==> inputs of job 7727 <==
// uart_rx
module uart_rx
  #(parameter CLKS_PER_BIT = 104)
  (
   input        i_Clock,
   input        i_Rst,
   input        i_Rx_Serial,
   output reg [15:0] o_Rx_Byte,
  output reg square_wave,
  output reg pin1,
  output  reg pin2
  );
==> flow/config.mk <==
export PLATFORM = sky130hd
export DESIGN_NAME = uart_rx
export DESIGN_NICKNAME = uart_rx
export VERILOG_FILES = /design/flow/design.v
export SDC_FILE = /design/flow/constraint.sdc
export NUM_CORES = 4
export LEC_CHECK = 0
export ABC_AREA = 1
export CAP_MARGIN = 20
export CORE_MARGIN = 2
export CORE_UTILIZATION = 72
export HOLD_SLACK_MARGIN = -0.09
export MAX_ROUTING_LAYER = met4
export PLACE_DENSITY_LB_ADDON = 0.2
export SLEW_MARGIN = 20
==> flow/constraint.sdc <==
create_clock -name core_clock -period 60.4 [get_ports {i_Clock}]
set_input_delay 12.0800 -clock core_clock [delete_from_list [all_inputs] [get_ports {i_Clock}]]
set_output_delay 12.0800 -clock core_clock [all_outputs]
set_load 0.01 [all_outputs]
run.sh (not shown) runs the stock make flow with config.mk's settings and CLKGATE_MAP_FILE=.
==> inputs of job 385, as changes to job 7727 <==
--- a/flow/config.mk
+++ b/flow/config.mk
@@ -11,5 +11,6 @@
 export CORE_UTILIZATION = 72
-export HOLD_SLACK_MARGIN = -0.09
-export MAX_ROUTING_LAYER = met4
-export PLACE_DENSITY_LB_ADDON = 0.2
+export CTS_CLUSTER_SIZE = 15
+export GPL_ROUTABILITY_DRIVEN = 0
+export PLACE_DENSITY_LB_ADDON = 0.01
+export SETUP_SLACK_MARGIN = -0.35
 export SLEW_MARGIN = 20
==> flow/constraint.sdc (replaced) <==
create_clock -name core_clock -period 13.3 [get_ports {i_Clock}]
set_input_delay 2.6600 -clock core_clock [delete_from_list [all_inputs] [get_ports {i_Clock}]]
set_output_delay 2.6600 -clock core_clock [all_outputs]
set_load 0.01 [all_outputs]
==> qor summary <==
Async SR Flop Fraction: job 7727 0%; job 385 0%
Overall die height: job 7727 205 um; job 385 205 um
Horizontal die dimension: job 7727 205 um; job 385 205 um
Placeable core region: job 7727 0.0398 sq mm; job 385 0.0398 sq mm
Area fraction in full adders, half adders and majority gates: job 7727 16.9%; job 385 16.9%
Count of yosys warnings during synthesis: job 7727 1; job 385 1
Chip area estimate from yosys synthesis: job 7727 0.0291 sq mm; job 385 0.0291 sq mm
Post-synthesis compound-gate area fraction: job 7727 20.3%; job 385 20.3%
Tally of buffers added on design ports: job 7727 21; job 385 21
Cell count after synthesis: job 7727 4,924; job 385 4,924
Fraction of synthesized area in multiplexers: job 7727 0.0344%; job 385 0.0344%
Seq cells post-synth: job 7727 114; job 385 114
Register area share after synthesis: job 7727 7.85%; job 385 7.85%
Number of top-level design ports: job 7727 22; job 385 22
Pre-placement core utilization: job 7727 73.0%; job 385 73.0%
Status: job 7727 stopped before the end; job 385 stopped before the end
Last stage reached: job 7727 global routing (5_1_grt); job 385 detailed placement (3_5_place_dp)
Cell taking the most area after synthesis: job 7727 sky130_fd_sc_hd__ha_1; job 385 sky130_fd_sc_hd__ha_1
# rows: job 7727 73; job 385 73
Most used flip-flop cell: job 7727 sky130_fd_sc_hd__dfxtp_1; job 385 sky130_fd_sc_hd__dfxtp_1
Number of standard cells reported by yosys: job 7727 4,924; job 385 4,924
Full die area: job 7727 0.0420 sq mm; job 385 0.0420 sq mm
Fraction of the mapped netlist area in simple logic gates: job 7727 34.5%; job 385 34.5%
EDFF count, synth: job 7727 0; job 385 0
Max-area cell share: job 7727 16.9%; job 385 16.9%

==> v10: inputs <==
==> flow/design.v <==
module uart_rx
  #(parameter CLKS_PER_BIT = 104)
  (
   input        i_Clock,
   input        i_Rst,
   input        i_Rx_Serial,
   output reg [15:0] o_Rx_Byte,
  output reg square_wave,
  output reg pin1,
  output  reg pin2
  );
  parameter s_IDLE         = 3'b000;
  parameter s_RX_START_BIT = 3'b001;
  parameter s_RX_DATA_BITS = 3'b010;
  parameter s_RX_STOP_BIT  = 3'b011;
  parameter s_CLEANUP      = 3'b100;
  reg  [7:0] data_check;
  reg [7:0] first_8bit;
  reg [7:0] second_8bit;
  reg           r_Rx_Data_R;
  reg           r_Rx_Data;
  reg [15:0]     r_Clock_Count;
  reg [4:0]     r_Bit_Index;  
  reg [15:0]     r_Rx_Byte;
  reg [2:0]     r_SM_Main;
wire [60:0] distZ = 61'hFFFFFFFFFFFFFF;
reg [23:0] counter;
reg toggle;
reg toggle_n;
wire [23:0] store;
wire [15:0] distA;
reg [15:0] distB;
reg stop;
reg [15:0] rpm;
assign distA =40*distZ;
assign store = (rpm == 16'd0) ? 24'hFFFFFF : (18 * 100000)/ rpm;
  always @(posedge i_Clock)
    begin
    if (i_Rst)
    begin
      r_Rx_Data_R <= 1'b1;
      r_Rx_Data   <= 1'b1;
      o_Rx_Byte   <= 16'd0;
      rpm         <= 16'd0;
      counter     <= 24'd0;
      toggle      <= 1'b1;
      distB       <= 16'd0;
      stop        <= 1'b0;
      square_wave <= 1'b1;
      pin1        <= 1'b0;
      pin2        <= 1'b0;
    end
    else
    begin
      r_Rx_Data_R <= i_Rx_Serial;
      r_Rx_Data   <= i_Rx_Serial;
     o_Rx_Byte[15:8] <= second_8bit;
     o_Rx_Byte[7:0] <= first_8bit;
     rpm <= {second_8bit, first_8bit};
toggle_n = toggle;
if (stop==0)
begin
counter <= counter + 1;
if (counter >= store )
begin
toggle_n = ~toggle;
toggle <= toggle_n;
counter<=0;
if (second_8bit[7] == 0)
begin
pin1 <= 0;
pin2 <= 1;
end
else
begin
pin1 <= 1;
pin2 <= 0;
end
if (toggle_n==0)
begin
distB <= distB +1;
end
end
if (distB ==distA)
begin
stop <= 1;
end
else
begin
square_wave <= toggle_n;
end
end
end
end
always @(posedge i_Clock)
begin
    if (i_Rst)
    begin
      r_SM_Main     <= s_IDLE;
      r_Clock_Count <= 16'd0;
      r_Bit_Index   <= 5'd0;
      r_Rx_Byte     <= 16'd0;
      data_check    <= 8'h00;
      first_8bit    <= 8'h00;
      second_8bit   <= 8'h00;
    end
    else
      case (r_SM_Main)
        s_IDLE :
          begin
            r_Clock_Count <= 0;
            r_Bit_Index   <= 0;
            if (r_Rx_Data == 1'b0)           
              r_SM_Main <= s_RX_START_BIT;
            else
              r_SM_Main <= s_IDLE;
          end
        s_RX_START_BIT :
          begin
            if (r_Clock_Count == (CLKS_PER_BIT-1)/2)
              begin
                if (r_Rx_Data == 1'b0)
                  begin
                    r_Clock_Count <= 0;   
                    r_SM_Main     <= s_RX_DATA_BITS;
                  end
                else
                  r_SM_Main <= s_IDLE;
              end
            else
              begin
                r_Clock_Count <= r_Clock_Count + 1;
                r_SM_Main     <= s_RX_START_BIT;
              end
          end  
        s_RX_DATA_BITS :
          begin
            if (r_Clock_Count < CLKS_PER_BIT-1)
              begin
                r_Clock_Count <= r_Clock_Count + 1;
                r_SM_Main     <= s_RX_DATA_BITS;
              end
            else
              begin
                r_Clock_Count          <= 0;
                r_Rx_Byte[r_Bit_Index] <= r_Rx_Data;
                if (r_Bit_Index < 8)
                  begin
                    r_Bit_Index <= r_Bit_Index + 1;
                    r_SM_Main   <= s_RX_DATA_BITS;
                  end
                else
                  begin
						 if (data_check == 8'h01)
						 begin
                   first_8bit <= r_Rx_Byte[7:0];
						 data_check <= 8'h00;
						 end
						 if (data_check == 8'h00)
						 begin
					second_8bit <= r_Rx_Byte[7:0];
						 data_check <= 8'h01;
						 end
                    r_Bit_Index <= 0;
                    r_SM_Main   <= s_RX_STOP_BIT;
                  end
              end
          end  
        s_RX_STOP_BIT :
          begin
            if (r_Clock_Count < CLKS_PER_BIT-1)
              begin
                r_Clock_Count <= r_Clock_Count + 1;
                r_SM_Main     <= s_RX_STOP_BIT;
              end
            else
              begin
                r_Clock_Count <= 0;
                r_SM_Main     <= s_CLEANUP;
              end
          end  
        s_CLEANUP :
          begin
            r_SM_Main <= s_IDLE;
          end
        default :
          r_SM_Main <= s_IDLE;
      endcase
    end
endmodule  
==> flow/run.sh <==
#!/bin/bash
# the make line also repeats each setting of config.mk as NAME=value (left out here)
make -C /OpenROAD-flow-scripts/flow DESIGN_CONFIG=/design/flow/config.mk WORK_HOME=/design/flow/orfs CLKGATE_MAP_FILE= finish
==> flow/config.mk <==
export PLATFORM = sky130hd
export DESIGN_NAME = uart_rx
export DESIGN_NICKNAME = uart_rx
export VERILOG_FILES = /design/flow/design.v
export SDC_FILE = /design/flow/constraint.sdc
export NUM_CORES = 4
export LEC_CHECK = 0
export ABC_AREA = 1
export CAP_MARGIN = 5
export CELL_PAD_IN_SITES_DETAIL_PLACEMENT = 1
export CORE_ASPECT_RATIO = 0.64
export CORE_MARGIN = 8
export CORE_UTILIZATION = 25
export GPL_ROUTABILITY_DRIVEN = 0
export GPL_TIMING_DRIVEN = 0
export MAX_ROUTING_LAYER = met4
export MIN_ROUTING_LAYER = met2
export PLACE_DENSITY_LB_ADDON = 0.17
export SETUP_SLACK_MARGIN = 5.0
export SLEW_MARGIN = 20
==> flow/constraint.sdc <==
create_clock -name core_clock -period 93.5 [get_ports {i_Clock}]
set_input_delay 18.7000 -clock core_clock [delete_from_list [all_inputs] [get_ports {i_Clock}]]
set_output_delay 18.7000 -clock core_clock [all_outputs]
set_load 0.01 [all_outputs]
==> v34 (differences from v10) <==
==> flow/config.mk (replaced) <==
export PLATFORM = sky130hd
export DESIGN_NAME = uart_rx
export DESIGN_NICKNAME = uart_rx
export VERILOG_FILES = /design/flow/design.v
export SDC_FILE = /design/flow/constraint.sdc
export NUM_CORES = 4
export LEC_CHECK = 0
export ABC_AREA = 1
export CAP_MARGIN = 5
export CELL_PAD_IN_SITES_GLOBAL_PLACEMENT = 2
export CORE_ASPECT_RATIO = 1.44
export CORE_MARGIN = 2
export CORE_UTILIZATION = 48
export CTS_CLUSTER_SIZE = 88
export GPL_ROUTABILITY_DRIVEN = 0
export GPL_TIMING_DRIVEN = 0
export MAX_ROUTING_LAYER = met4
export PLACE_DENSITY = 0.55
export SLEW_MARGIN = 10
==> flow/constraint.sdc (replaced) <==
create_clock -name core_clock -period 123.0 [get_ports {i_Clock}]
set_input_delay 24.6000 -clock core_clock [delete_from_list [all_inputs] [get_ports {i_Clock}]]
set_output_delay 24.6000 -clock core_clock [all_outputs]
set_load 0.01 [all_outputs]
==> v32 (differences from v10) <==
==> flow/config.mk (replaced) <==
export PLATFORM = sky130hd
export DESIGN_NAME = uart_rx
export DESIGN_NICKNAME = uart_rx
export VERILOG_FILES = /design/flow/design.v
export SDC_FILE = /design/flow/constraint.sdc
export NUM_CORES = 4
export LEC_CHECK = 0
export CAP_MARGIN = 20
export CORE_MARGIN = 2
export CORE_UTILIZATION = 54
export SLEW_MARGIN = 20
==> flow/constraint.sdc (replaced) <==
create_clock -name core_clock -period 152.0 [get_ports {i_Clock}]
set_input_delay 30.4000 -clock core_clock [delete_from_list [all_inputs] [get_ports {i_Clock}]]
set_output_delay 30.4000 -clock core_clock [all_outputs]
set_load 0.01 [all_outputs]
==> v36 (differences from v10) <==
==> flow/config.mk (replaced) <==
export PLATFORM = sky130hd
export DESIGN_NAME = uart_rx
export DESIGN_NICKNAME = uart_rx
export VERILOG_FILES = /design/flow/design.v
export SDC_FILE = /design/flow/constraint.sdc
export NUM_CORES = 4
export LEC_CHECK = 0
export ABC_AREA = 1
export CAP_MARGIN = 20
export CORE_MARGIN = 2
export CORE_UTILIZATION = 72
export SLEW_MARGIN = 20
==> flow/constraint.sdc (replaced) <==
create_clock -name core_clock -period 100.0 [get_ports {i_Clock}]
set_input_delay 20.0000 -clock core_clock [delete_from_list [all_inputs] [get_ports {i_Clock}]]
set_output_delay 20.0000 -clock core_clock [all_outputs]
set_load 0.01 [all_outputs]
==> results <==
v10 completed with no timing, DRC or antenna violations. v32 completed with no timing, DRC or antenna violations. v36 passed the timing, design-rule and antenna checks. v34 stopped in global placement.
Area after synthesis is the same in v34 and v36.
Count of clock-buffer cells in the layout: v10 > v32 > v36.
Between v10 and v32, the lower cell area is in v32 (gap about 5%, measured against v32).
Setup slack, lowest first: v10, v36, v32.
